==> inputs of run Z <==
==> flow/design.v <==
`timescale 1ns / 1ps
module valid_ready_FF #(
    parameter DATA_WIDTH = 128
)
(
    input clk,
    input reset,
    input                   i_valid,
    output                  i_ready,
    input  [DATA_WIDTH-1:0] i_data,
    output reg                  o_valid,
    input                       o_ready,
    output reg [DATA_WIDTH-1:0] o_data
);
    assign i_ready = o_ready | ~o_valid;
    always @(posedge clk) begin
        if(reset) begin
            o_valid <= 1'b0;
            o_data  <= 'd0;
        end
        else if(i_ready) begin
            o_valid <= i_valid;
            o_data  <= i_data;
        end
    end
endmodule
`timescale 1ns / 1ps
module dct_4x4 #(
    parameter PERF_OPT_ROW = 0,
    parameter PERF_OPT_COL = 0
)
(
    input clk,
    input reset,
    input          i_valid,
    output         i_ready,
    input  [255:0] i_data,
    output         o_valid,
    input          o_ready,
    output [255:0] o_data
);
    wire [127:0] i_data_128;
    wire         w_valid;
    wire         w_ready;
    wire [127:0] w_data;
    reg row_valid;
    reg col_valid;
    reg weight_valid;
    reg dct_valid;
    wire row_ready;
    wire col_ready;
    wire weight_ready;
    wire dct_ready;
    wire        [7:0] x[0:3][0:3];
    reg signed [11:0] row_out[0:3][0:3];
    reg signed [14:0] col_out[0:3][0:3];
    reg signed [19:0] weight_out[0:3][0:3];
    reg signed [15:0] dct_out[0:3][0:3];
    wire signed [5:0] coeff_A = 6'b0_00011;   
    wire signed [5:0] coeff_B = 6'b0_00101;   
    wire signed [5:0] coeff_C = 6'b0_01000;   
    genvar i,j;
    integer n, m;
    generate
        for(i=0; i<4; i=i+1) begin
            for(j=0; j<4; j=j+1) begin
                assign i_data_128[(32*i+8*j)+:8] = i_data[(64*i+16*j)+:8];
            end
        end
    endgenerate
    valid_ready_FF #(128) u_valid_ready_FF(
        clk, reset, i_valid, i_ready, i_data_128, w_valid, w_ready, w_data
    );
    generate
        for(i=0; i<4; i=i+1) begin
            for(j=0; j<4; j=j+1) begin
                assign x[i][j] = w_data[127-(32*i+8*j)-:8];
            end
        end
    endgenerate
    generate
    if(~PERF_OPT_ROW) begin
        assign w_ready = row_ready | ~row_valid;
        always @(posedge clk) begin
            if(reset) begin
                row_valid <= 'd0;
                for(n=0; n<4; n=n+1) begin
                    for(m=0; m<4; m=m+1) begin
                        row_out[n][m] <= 'd0;
                    end
                end
            end
            else if(w_ready) begin
                row_valid <= w_valid;
                row_out[0][0] <= x[0][0] + x[1][0] + x[2][0] + x[3][0];
                row_out[0][1] <= x[0][1] + x[1][1] + x[2][1] + x[3][1];
                row_out[0][2] <= x[0][2] + x[1][2] + x[2][2] + x[3][2];
                row_out[0][3] <= x[0][3] + x[1][3] + x[2][3] + x[3][3];
                row_out[1][0] <= (x[0][0]<<1) + x[1][0] - x[2][0] - (x[3][0]<<1);
                row_out[1][1] <= (x[0][1]<<1) + x[1][1] - x[2][1] - (x[3][1]<<1);
                row_out[1][2] <= (x[0][2]<<1) + x[1][2] - x[2][2] - (x[3][2]<<1);
                row_out[1][3] <= (x[0][3]<<1) + x[1][3] - x[2][3] - (x[3][3]<<1);
                row_out[2][0] <= x[0][0] - x[1][0] - x[2][0] + x[3][0];
                row_out[2][1] <= x[0][1] - x[1][1] - x[2][1] + x[3][1];
                row_out[2][2] <= x[0][2] - x[1][2] - x[2][2] + x[3][2];
                row_out[2][3] <= x[0][3] - x[1][3] - x[2][3] + x[3][3];
                row_out[3][0] <= x[0][0] - (x[1][0]<<1) + (x[2][0]<<1) - x[3][0];
                row_out[3][1] <= x[0][1] - (x[1][1]<<1) + (x[2][1]<<1) - x[3][1];
                row_out[3][2] <= x[0][2] - (x[1][2]<<1) + (x[2][2]<<1) - x[3][2];
                row_out[3][3] <= x[0][3] - (x[1][3]<<1) + (x[2][3]<<1) - x[3][3];
            end
        end
    end
    else if(PERF_OPT_ROW) begin
        assign w_ready = row_ready;
        always @(*) begin
            row_valid = w_valid;
            row_out[0][0] = x[0][0] + x[1][0] + x[2][0] + x[3][0];
            row_out[0][1] = x[0][1] + x[1][1] + x[2][1] + x[3][1];
            row_out[0][2] = x[0][2] + x[1][2] + x[2][2] + x[3][2];
            row_out[0][3] = x[0][3] + x[1][3] + x[2][3] + x[3][3];
            row_out[1][0] = (x[0][0]<<1) + x[1][0] - x[2][0] - (x[3][0]<<1);
            row_out[1][1] = (x[0][1]<<1) + x[1][1] - x[2][1] - (x[3][1]<<1);
            row_out[1][2] = (x[0][2]<<1) + x[1][2] - x[2][2] - (x[3][2]<<1);
            row_out[1][3] = (x[0][3]<<1) + x[1][3] - x[2][3] - (x[3][3]<<1);
            row_out[2][0] = x[0][0] - x[1][0] - x[2][0] + x[3][0];
            row_out[2][1] = x[0][1] - x[1][1] - x[2][1] + x[3][1];
            row_out[2][2] = x[0][2] - x[1][2] - x[2][2] + x[3][2];
            row_out[2][3] = x[0][3] - x[1][3] - x[2][3] + x[3][3];
            row_out[3][0] = x[0][0] - (x[1][0]<<1) + (x[2][0]<<1) - x[3][0];
            row_out[3][1] = x[0][1] - (x[1][1]<<1) + (x[2][1]<<1) - x[3][1];
            row_out[3][2] = x[0][2] - (x[1][2]<<1) + (x[2][2]<<1) - x[3][2];
            row_out[3][3] = x[0][3] - (x[1][3]<<1) + (x[2][3]<<1) - x[3][3];
        end
    end
    endgenerate
    generate
    if(~PERF_OPT_COL) begin
        assign row_ready = col_ready | ~col_valid;
        always @(posedge clk) begin
            if(reset) begin
                col_valid <= 'd0;
                for(n=0; n<4; n=n+1) begin
                    for(m=0; m<4; m=m+1) begin
                        col_out[n][m] <= 'd0;
                    end
                end
            end
            else if(row_ready) begin
                col_valid <= row_valid;
                col_out[0][0] <= row_out[0][0] + row_out[0][1] + row_out[0][2] + row_out[0][3];
                col_out[1][0] <= row_out[1][0] + row_out[1][1] + row_out[1][2] + row_out[1][3];
                col_out[2][0] <= row_out[2][0] + row_out[2][1] + row_out[2][2] + row_out[2][3];
                col_out[3][0] <= row_out[3][0] + row_out[3][1] + row_out[3][2] + row_out[3][3];
                col_out[0][1] <= (row_out[0][0]<<1) + row_out[0][1] - row_out[0][2] - (row_out[0][3]<<1);
                col_out[1][1] <= (row_out[1][0]<<1) + row_out[1][1] - row_out[1][2] - (row_out[1][3]<<1);
                col_out[2][1] <= (row_out[2][0]<<1) + row_out[2][1] - row_out[2][2] - (row_out[2][3]<<1);
                col_out[3][1] <= (row_out[3][0]<<1) + row_out[3][1] - row_out[3][2] - (row_out[3][3]<<1);
                col_out[0][2] <= row_out[0][0] - row_out[0][1] - row_out[0][2] + row_out[0][3];
                col_out[1][2] <= row_out[1][0] - row_out[1][1] - row_out[1][2] + row_out[1][3];
                col_out[2][2] <= row_out[2][0] - row_out[2][1] - row_out[2][2] + row_out[2][3];
                col_out[3][2] <= row_out[3][0] - row_out[3][1] - row_out[3][2] + row_out[3][3];
                col_out[0][3] <= row_out[0][0] - (row_out[0][1]<<1) + (row_out[0][2]<<1) - row_out[0][3];
                col_out[1][3] <= row_out[1][0] - (row_out[1][1]<<1) + (row_out[1][2]<<1) - row_out[1][3];
                col_out[2][3] <= row_out[2][0] - (row_out[2][1]<<1) + (row_out[2][2]<<1) - row_out[2][3];
                col_out[3][3] <= row_out[3][0] - (row_out[3][1]<<1) + (row_out[3][2]<<1) - row_out[3][3];
            end
        end
    end
    else if(PERF_OPT_COL) begin
        assign row_ready = col_ready;
        always @(*) begin
            col_valid = row_valid;
            col_out[0][0] = row_out[0][0] + row_out[0][1] + row_out[0][2] + row_out[0][3];
            col_out[1][0] = row_out[1][0] + row_out[1][1] + row_out[1][2] + row_out[1][3];
            col_out[2][0] = row_out[2][0] + row_out[2][1] + row_out[2][2] + row_out[2][3];
            col_out[3][0] = row_out[3][0] + row_out[3][1] + row_out[3][2] + row_out[3][3];
            col_out[0][1] = (row_out[0][0]<<1) + row_out[0][1] - row_out[0][2] - (row_out[0][3]<<1);
            col_out[1][1] = (row_out[1][0]<<1) + row_out[1][1] - row_out[1][2] - (row_out[1][3]<<1);
            col_out[2][1] = (row_out[2][0]<<1) + row_out[2][1] - row_out[2][2] - (row_out[2][3]<<1);
            col_out[3][1] = (row_out[3][0]<<1) + row_out[3][1] - row_out[3][2] - (row_out[3][3]<<1);
            col_out[0][2] = row_out[0][0] - row_out[0][1] - row_out[0][2] + row_out[0][3];
            col_out[1][2] = row_out[1][0] - row_out[1][1] - row_out[1][2] + row_out[1][3];
            col_out[2][2] = row_out[2][0] - row_out[2][1] - row_out[2][2] + row_out[2][3];
            col_out[3][2] = row_out[3][0] - row_out[3][1] - row_out[3][2] + row_out[3][3];
            col_out[0][3] = row_out[0][0] - (row_out[0][1]<<1) + (row_out[0][2]<<1) - row_out[0][3];
            col_out[1][3] = row_out[1][0] - (row_out[1][1]<<1) + (row_out[1][2]<<1) - row_out[1][3];
            col_out[2][3] = row_out[2][0] - (row_out[2][1]<<1) + (row_out[2][2]<<1) - row_out[2][3];
            col_out[3][3] = row_out[3][0] - (row_out[3][1]<<1) + (row_out[3][2]<<1) - row_out[3][3];
        end
    end
    endgenerate
    assign col_ready = weight_ready | ~weight_valid;
    always @(posedge clk) begin
        if(reset) begin
            weight_valid <= 'd0;
            for(n=0; n<4; n=n+1) begin
                for(m=0; m<4; m=m+1) begin
                    weight_out[n][m] <= 'd0;
                end
            end
        end
        else if(col_ready) begin
            weight_valid <= col_valid;
            weight_out[0][0] <= coeff_C * col_out[0][0];
            weight_out[0][1] <= coeff_B * col_out[0][1];
            weight_out[0][2] <= coeff_C * col_out[0][2];
            weight_out[0][3] <= coeff_B * col_out[0][3];
            weight_out[1][0] <= coeff_B * col_out[1][0];
            weight_out[1][1] <= coeff_A * col_out[1][1];
            weight_out[1][2] <= coeff_B * col_out[1][2];
            weight_out[1][3] <= coeff_A * col_out[1][3];
            weight_out[2][0] <= coeff_C * col_out[2][0];
            weight_out[2][1] <= coeff_B * col_out[2][1];
            weight_out[2][2] <= coeff_C * col_out[2][2];
            weight_out[2][3] <= coeff_B * col_out[2][3];
            weight_out[3][0] <= coeff_B * col_out[3][0];
            weight_out[3][1] <= coeff_A * col_out[3][1];
            weight_out[3][2] <= coeff_B * col_out[3][2];
            weight_out[3][3] <= coeff_A * col_out[3][3];
        end
    end
    assign dct_ready    = o_ready;
    assign weight_ready = dct_ready | ~dct_valid;
    always @(posedge clk) begin
        if(reset) begin
            dct_valid <= 'd0;
            for(n=0; n<4; n=n+1) begin
                for(m=0; m<4; m=m+1) begin
                    dct_out[n][m] <= 'd0;
                end
            end
        end
        else if(weight_ready) begin
            dct_valid <= weight_valid;
            dct_out[0][0] <= {weight_out[0][0][19], weight_out[0][0][15:5], weight_out[0][0][4:1]};
            dct_out[0][1] <= {weight_out[0][1][19], weight_out[0][1][15:5], weight_out[0][1][4:1]};
            dct_out[0][2] <= {weight_out[0][2][19], weight_out[0][2][15:5], weight_out[0][2][4:1]};
            dct_out[0][3] <= {weight_out[0][3][19], weight_out[0][3][15:5], weight_out[0][3][4:1]};
            dct_out[1][0] <= {weight_out[1][0][19], weight_out[1][0][15:5], weight_out[1][0][4:1]};
            dct_out[1][1] <= {weight_out[1][1][19], weight_out[1][1][15:5], weight_out[1][1][4:1]};
            dct_out[1][2] <= {weight_out[1][2][19], weight_out[1][2][15:5], weight_out[1][2][4:1]};
            dct_out[1][3] <= {weight_out[1][3][19], weight_out[1][3][15:5], weight_out[1][3][4:1]};
            dct_out[2][0] <= {weight_out[2][0][19], weight_out[2][0][15:5], weight_out[2][0][4:1]};
            dct_out[2][1] <= {weight_out[2][1][19], weight_out[2][1][15:5], weight_out[2][1][4:1]};
            dct_out[2][2] <= {weight_out[2][2][19], weight_out[2][2][15:5], weight_out[2][2][4:1]};
            dct_out[2][3] <= {weight_out[2][3][19], weight_out[2][3][15:5], weight_out[2][3][4:1]};
            dct_out[3][0] <= {weight_out[3][0][19], weight_out[3][0][15:5], weight_out[3][0][4:1]};
            dct_out[3][1] <= {weight_out[3][1][19], weight_out[3][1][15:5], weight_out[3][1][4:1]};
            dct_out[3][2] <= {weight_out[3][2][19], weight_out[3][2][15:5], weight_out[3][2][4:1]};
            dct_out[3][3] <= {weight_out[3][3][19], weight_out[3][3][15:5], weight_out[3][3][4:1]};
        end
    end
    assign o_valid = dct_valid;
    assign o_data = {
        dct_out[0][0], dct_out[0][1], dct_out[0][2], dct_out[0][3],
        dct_out[1][0], dct_out[1][1], dct_out[1][2], dct_out[1][3],
        dct_out[2][0], dct_out[2][1], dct_out[2][2], dct_out[2][3],
        dct_out[3][0], dct_out[3][1], dct_out[3][2], dct_out[3][3]
    };
endmodule
`timescale 1ns / 1ps
module dct_4x4_core (
    input          clk,
    input          reset,
    input          i_valid,
    output         i_ready,
    input  [255:0] i_data,
    output         o_valid,
    input          o_ready,
    output [255:0] o_data
);
    dct_4x4 #(
        .PERF_OPT_ROW(1),
        .PERF_OPT_COL(1)
    ) u_dct_4x4 (
        .clk    (clk),
        .reset  (reset),
        .i_valid(i_valid),
        .i_ready(i_ready),
        .i_data (i_data),
        .o_valid(o_valid),
        .o_ready(o_ready),
        .o_data (o_data)
    );
endmodule
==> flow/run.sh <==
#!/bin/bash
# the make line also repeats each setting of config.mk as NAME=value (left out here)
make -C /OpenROAD-flow-scripts/flow DESIGN_CONFIG=/design/flow/config.mk WORK_HOME=/design/flow/orfs CLKGATE_MAP_FILE= finish
==> flow/config.mk <==
export PLATFORM = sky130hd
export DESIGN_NAME = dct_4x4_core
export DESIGN_NICKNAME = dct_4x4_core
export VERILOG_FILES = /design/flow/design.v
export SDC_FILE = /design/flow/constraint.sdc
export NUM_CORES = 4
export LEC_CHECK = 0
export CAP_MARGIN = 20
export CORE_ASPECT_RATIO = 0.94
export CORE_MARGIN = 2
export CORE_UTILIZATION = 72
export CTS_CLUSTER_DIAMETER = 102
export MAX_ROUTING_LAYER = met4
export SETUP_SLACK_MARGIN = -0.27
export SLEW_MARGIN = 20
export TNS_END_PERCENT = 5
==> flow/constraint.sdc <==
create_clock -name core_clock -period 3.93 [get_ports {clk}]
set_input_delay 0.7860 -clock core_clock [delete_from_list [all_inputs] [get_ports {clk}]]
set_output_delay 0.7860 -clock core_clock [all_outputs]
set_load 0.01 [all_outputs]
==> inputs of run A, as changes to run Z <==
==> flow/config.mk (replaced) <==
export PLATFORM = sky130hd
export DESIGN_NAME = dct_4x4_core
export DESIGN_NICKNAME = dct_4x4_core
export VERILOG_FILES = /design/flow/design.v
export SDC_FILE = /design/flow/constraint.sdc
export NUM_CORES = 4
export LEC_CHECK = 0
export CAP_MARGIN = 20
export CORE_MARGIN = 2
export CORE_UTILIZATION = 40
export PLACE_DENSITY = 0.6
export SLEW_MARGIN = 20
==> flow/constraint.sdc (replaced) <==
create_clock -name core_clock -period 4.74 [get_ports {clk}]
set_input_delay 0.9480 -clock core_clock [delete_from_list [all_inputs] [get_ports {clk}]]
set_output_delay 0.9480 -clock core_clock [all_outputs]
set_load 0.01 [all_outputs]
==> comparison table <==
quantity                                                                  run A                       run Z
FILL cells                                                                18600                        5989
Total antenna diodes in the routed design                                     0                           2
Met3 wire length                                                        12.3 mm                     30.2 mm
Met2 wire len                                                           99.2 mm                      106 mm
Initial Utilization                                                       40.2%                       72.8%
Met3 demand-to-capacity share in global routing                           3.15%                       9.15%
Run status                                                       finished clean  complete, but fails checks
Violated checks                                                               -        negative setup slack
Fin crit share                                                            93.5%                        107%
Uppermost signal routing layer after detailed routing                      met5                        met4
Flop share of the area                                                    24.0%                       23.8%
Nets@finish                                                               11000                       11300
Startpoint of the most critical setup path             u_dct_4x4.row_out[14][0]    u_dct_4x4.row_out[12][0]
Post-Route Hold Slack                                                    448 ps                      450 ps
Arrival time reported for the critical path endpoint                    5100 ps                     4850 ps
Number of clock buffers inserted by TritonCTS                               117                         105
Vertical die dimension                                                   441 um                      320 um
Flop area                                                           0.0209 mm^2                 0.0209 mm^2
Nonclk buf count                                                            525                         789
